## top_logic
module top_logic(  
		clk,
		rst,
		frz,
		level,
		Dout,
		vsync,
		hsync,
		VGA_R,
		VGA_G,
		VGA_B,
		BTNU,
		BTND,
		BTNL,
		BTNR,
        seven_seg,
        sel,
        pattern_select,
         I_spi_miso,
         O_spi_sck,
         O_spi_cs,
         O_spi_mosi
);
Size in the first run: ~12,000 cells after synthesis, ~110,000 sq um of cells after synthesis.
clock: 16.2 ns
lec_check: 0
cap_margin: 20
cell_pad_in_sites_detail_placement: 1
core_margin: 4
core_utilization: 67
cts_cluster_diameter: 207
gpl_routability_driven: 0
max_routing_layer: met4
setup_slack_margin: -0.42
slew_margin: 20
run.sh (not shown) runs the stock make flow with config.mk's settings and CLKGATE_MAP_FILE=.
The first run ended with an error in 4_1_cts on DPL-0033.
Change:
ABC_AREA = 1   (was unset)
CELL_PAD_IN_SITES_GLOBAL_PLACEMENT = 0   (was unset)
HOLD_SLACK_MARGIN = 0.19   (was unset)
TNS_END_PERCENT = 75   (was unset)
Result: With this change the flow stopped in 3_5_place_dp. Die area went up by 4.7%. Synthesized area went up by 4.8%. Synthesized cell count went up by 17%.
Change:
ABC_AREA = unset   (was 1)
CELL_PAD_IN_SITES_DETAIL_PLACEMENT = unset   (was 1)
CELL_PAD_IN_SITES_GLOBAL_PLACEMENT = unset   (was 0)
CORE_MARGIN = 2   (was 4)
CORE_UTILIZATION = 72   (was 67)
CTS_CLUSTER_DIAMETER = unset   (was 207)
GPL_ROUTABILITY_DRIVEN = unset   (was 0)
HOLD_SLACK_MARGIN = unset   (was 0.19)
SETUP_SLACK_MARGIN = 1.63   (was -0.42)
TNS_END_PERCENT = unset   (was 75)
clock period = 12.2 ns   (was 16.2 ns; I/O delays follow)
What happened: The new run completed, yet does not pass: negative setup slack; synthesized area is lower by about 4.6%; die size is lower by about 13%; synthesized cell count is lower by 14%.
Change:
ABC_AREA = 0   (was unset)
MAX_ROUTING_LAYER = unset   (was met4)
PLACE_DENSITY = 0.35   (was unset)
SETUP_SLACK_MARGIN = 1.64   (was 1.63)
clock period = 9.39 ns   (was 12.2 ns; I/O delays follow)
The new run ran to the end with violations: negative setup slack.
Wire length went up by 13%.
First-iteration DRC count rose by 26%.
Critical path depth stays the same.
Worst setup slack got worse by 2700 ps.
Cell count rose by 7.8%.
Non-clock buffer count rose by 1167.
Utilization went up by 5.4 points.
Fmax rose by 1.0%.
Change:
ABC_AREA = unset   (was 0)
CAP_MARGIN = 30   (was 20)
CTS_CLUSTER_DIAMETER = 43   (was unset)
PLACE_DENSITY = unset   (was 0.35)
SETUP_SLACK_MARGIN = 3.37   (was 1.64)
clock period = 11.3 ns   (was 9.39 ns; I/O delays follow)
The changed run finished but fails on negative setup slack.
Count of clock-buffer cells in the layout rises by 11.
Clock skew climbs by 12 ps.
First-iteration DRC count came out lower by 22%.
Change:
CTS_CLUSTER_DIAMETER = 258   (was 43)
SETUP_SLACK_MARGIN = 1.51   (was 3.37)
clock period = 12.0 ns   (was 11.3 ns; I/O delays follow)
The new run finished but failed the layout checks on negative setup slack.
Global-route usage is lower by 2.0 points.
Routed wire length drops by a few percent.
Worst setup slack is better by 690 ps.

Starting RTL as in the previous note.
clock: 20.0 ns
lec_check: 0
abc_area: 1
cap_margin: 20
cell_pad_in_sites_global_placement: 1
core_margin: 8
core_utilization: 58
place_density_lb_addon: 0.05
setup_slack_margin: -0.55
slew_margin: 20
The baseline produced a clean layout.
Then changed:
ABC_AREA = not set   (was 1)
CELL_PAD_IN_SITES_GLOBAL_PLACEMENT = not set   (was 1)
CORE_MARGIN = 2   (was 8)
CORE_UTILIZATION = 40   (was 58)
PLACE_DENSITY_LB_ADDON = not set   (was 0.05)
SETUP_SLACK_MARGIN = not set   (was -0.55)
clock period = 16.9 ns   (was 20.0 ns; I/O delays follow)
Synthesized cell count came out lower by 14%.
Sequential share of layout area climbs by 0.16 points.
Sequential cell count does not change.
Global-route usage drops by 9.8 points.
Critical path depth goes down by 1.
Register-to-register slack got worse by 4.3 ns.
Routed wire length fell by about 13%.
Final cell count went down by 6.0%.
Die size grows by about 30%.
Cell area shrinks by 3.0%.
Then changed:
CORE_UTILIZATION = 8   (was 40)
clock period = 21.0 ns   (was 16.9 ns; I/O delays follow)
After rerunning:
- wire length came out higher by 2.2%
- non-clock buffer count goes down by 5

Starting RTL as in the previous note.
make LEC_CHECK=0 ABC_AREA=0 CAP_MARGIN=20 CELL_PAD_IN_SITES_GLOBAL_PLACEMENT=0 CORE_ASPECT_RATIO=1.01 CORE_MARGIN=2 CORE_UTILIZATION=44 CTS_CLUSTER_DIAMETER=331 CTS_CLUSTER_SIZE=15 PLACE_DENSITY=0.69 SETUP_SLACK_MARGIN=5.0 SLEW_MARGIN=35 TNS_END_PERCENT=85 finish   # period 19.9 ns
Edit:
ABC_AREA = 1   (was 0)
CORE_UTILIZATION = 72   (was 44)
CTS_CLUSTER_DIAMETER = not set   (was 331)
CTS_CLUSTER_SIZE = not set   (was 15)
PLACE_DENSITY = 0.35   (was 0.69)
SETUP_SLACK_MARGIN = 0.26   (was 5.0)
SLEW_MARGIN = 5   (was 35)
clock period = 9.37 ns   (was 19.9 ns; I/O delays follow)
What happened: The new run did not get past global routing, error ODB-0269; synthesized area grows by a few percent; synthesized cell count goes up by about a fifth; die area drops by a quarter to a third.
Edit:
CELL_PAD_IN_SITES_GLOBAL_PLACEMENT = not set   (was 0)
CORE_ASPECT_RATIO = not set   (was 1.01)
CTS_CLUSTER_DIAMETER = 254   (was not set)
SETUP_SLACK_MARGIN = 1.64   (was 0.26)
SLEW_MARGIN = 20   (was 5)
TNS_END_PERCENT = not set   (was 85)
clock period = 13.1 ns   (was 9.37 ns; I/O delays follow)
- This time the run passed the timing, design-rule and antenna checks
- synthesized cell count stays the same
- die area stays flat
- synthesized area stays the same
Edit:
CELL_PAD_IN_SITES_GLOBAL_PLACEMENT = 1   (was not set)
CORE_UTILIZATION = 58   (was 72)
CTS_CLUSTER_DIAMETER = not set   (was 254)
PLACE_DENSITY = not set   (was 0.35)
SETUP_SLACK_MARGIN = not set   (was 1.64)
clock period = 20.0 ns   (was 13.1 ns; I/O delays follow)
What happened: The changed run completed with no timing, DRC or antenna violations; hold slack degrades by 0.035 ns; global-route usage is lower by 7.9 points; wire length came out lower by about 1.4%.
Edit:
CORE_MARGIN = 4   (was 2)
CORE_UTILIZATION = 15   (was 58)
CTS_CLUSTER_DIAMETER = 328   (was not set)
GPL_ROUTABILITY_DRIVEN = 0   (was not set)
PLACE_DENSITY_LB_ADDON = 0.05   (was not set)
SETUP_SLACK_MARGIN = -0.55   (was not set)
TNS_END_PERCENT = 5   (was not set)
Outcome: The changed run completed with no timing, DRC or antenna violations; die area grows to 3.9 times its value; design area climbs by 8.9%; worst setup slack degrades by 0.60 ns.
Edit:
CELL_PAD_IN_SITES_GLOBAL_PLACEMENT = not set   (was 1)
CORE_MARGIN = 2   (was 4)
CORE_UTILIZATION = 71   (was 15)
CTS_CLUSTER_DIAMETER = 252   (was 328)
GPL_ROUTABILITY_DRIVEN = not set   (was 0)
MAX_ROUTING_LAYER = met4   (was not set)
PLACE_DENSITY_LB_ADDON = not set   (was 0.05)
SETUP_SLACK_MARGIN = not set   (was -0.55)
TNS_END_PERCENT = not set   (was 5)
clock period = 9.76 ns   (was 20.0 ns; I/O delays follow)
The changed run ended with an error in global routing.
Area after synthesis is unchanged.
Synthesized cell count stays the same.
Die area fell by 79%.

## run A
Starting RTL as in the previous note.
Design top_logic, start of the top module:
module top_logic(  
		clk,
		rst,
		frz,
		level,
		Dout,
		vsync,
		hsync,
		VGA_R,
		VGA_G,
		VGA_B,
		BTNU,
		BTND,
		BTNL,
		BTNR,
        seven_seg,
        sel,
        pattern_select,
         I_spi_miso,
         O_spi_sck,
         O_spi_cs,
         O_spi_mosi
);
==> flow/config.mk <==
export PLATFORM = sky130hd
export DESIGN_NAME = top_logic
export DESIGN_NICKNAME = top_logic
export VERILOG_FILES = /design/flow/design.v
export SDC_FILE = /design/flow/constraint.sdc
export NUM_CORES = 4
export LEC_CHECK = 0
export ABC_AREA = 1
export CAP_MARGIN = 20
export CORE_ASPECT_RATIO = 0.71
export CORE_MARGIN = 2
export CORE_UTILIZATION = 72
export PLACE_DENSITY_LB_ADDON = 0.0
export SETUP_SLACK_MARGIN = 1.64
export SLEW_MARGIN = 20
==> flow/constraint.sdc <==
create_clock -name core_clock -period 9.47 [get_ports {clk}]
set_input_delay 1.8940 -clock core_clock [delete_from_list [all_inputs] [get_ports {clk}]]
set_output_delay 1.8940 -clock core_clock [all_outputs]
set_load 0.01 [all_outputs]
Run A terminated abnormally: global routing (5_1_grt) reported GRT-0116.
--- input diff run A..run B ---
Settings: clearing ABC_AREA, which used to be 1; clearing CORE_ASPECT_RATIO, which used to be 0.71; clearing PLACE_DENSITY_LB_ADDON, which used to be 0.0; swapping 1.64 for 3.95 in SETUP_SLACK_MARGIN; swapping 72 for 63 in CORE_UTILIZATION; swapping 9.47 for 14.8 in the clock period (ns, I/O delays scaled along).
==> comparison <==
- Every stage of the flow completed for run B, and the final layout passed the timing, design-rule and antenna checks.
- Post-place instance area, run B and run A: lower on run B
- Reported for run B and run A, fraction of registers with async set or reset after synthesis turned out identical to the last digit.
- Looking at die area across run B and run A, the one that comes out higher is run B.
- On buffer levels on the longest clock path, run B and run A are neck and neck.
- Cell count after placement in run B is 3,571 lower than in run A
- Row placeable core area: run B higher / run A lower
- Number of standard cells after synthesis was higher in run A than in run B.
--- input diff run B..run C ---
Settings: a deleted SETUP_SLACK_MARGIN that had been 3.95; a change of CORE_UTILIZATION from 63 to 59; an added CTS_CLUSTER_SIZE of 97; a change of the clock period (ns, I/O delays scaled along) from 14.8 to 12.8.
==> comparison <==
Lower first-pass iteration count of the detailed router was reported by run C, not run B.
Compared with run B, run C shows number of vias per cell after detailed routing that has gone down by a few percent.
| run C | all stages done | FAIL | negative setup slack |
Going from run B to run C, the count of clock-buffer cells in the layout was found to have gone down by 9.
What run D does differently from run C at the input level:
Settings: clearing CTS_CLUSTER_SIZE, which used to be 97; swapping 59 for 44 in CORE_UTILIZATION; swapping 12.8 for 16.9 in the clock period (ns, I/O delays scaled along).
| global-route met2 utilization | lower: run D |
Re clock network contribution to total cell area: run D is 0.17 points up on run C.
Completing all stages was not enough for run C: its layout failed the final checks because of negative setup slack.
Having completed the whole flow, run D delivered a layout that passed the timing, design-rule and antenna checks.
Run D vs run C: die boundary width up by more than 10%
Comparing run C with run D, the sequential fraction of total cell area came out essentially unchanged.
Comparing per-cell routed wire length for run C and run D, the bigger number came from run C.
Against run C, run D comes in 1300 ps higher on aggregate negative setup slack.
Run D vs run C, final wirelength went down by 2.3%.
Clock buffer count for run D: 8 up relative to run C
Detailed route wirelength on metal3 for run D: about 11% down relative to run C
Sort run C and run D by non-clock buffer count, descending, and run C comes first.
In run D the first-pass GRT wire length turned out 2.2% lower than in run C.
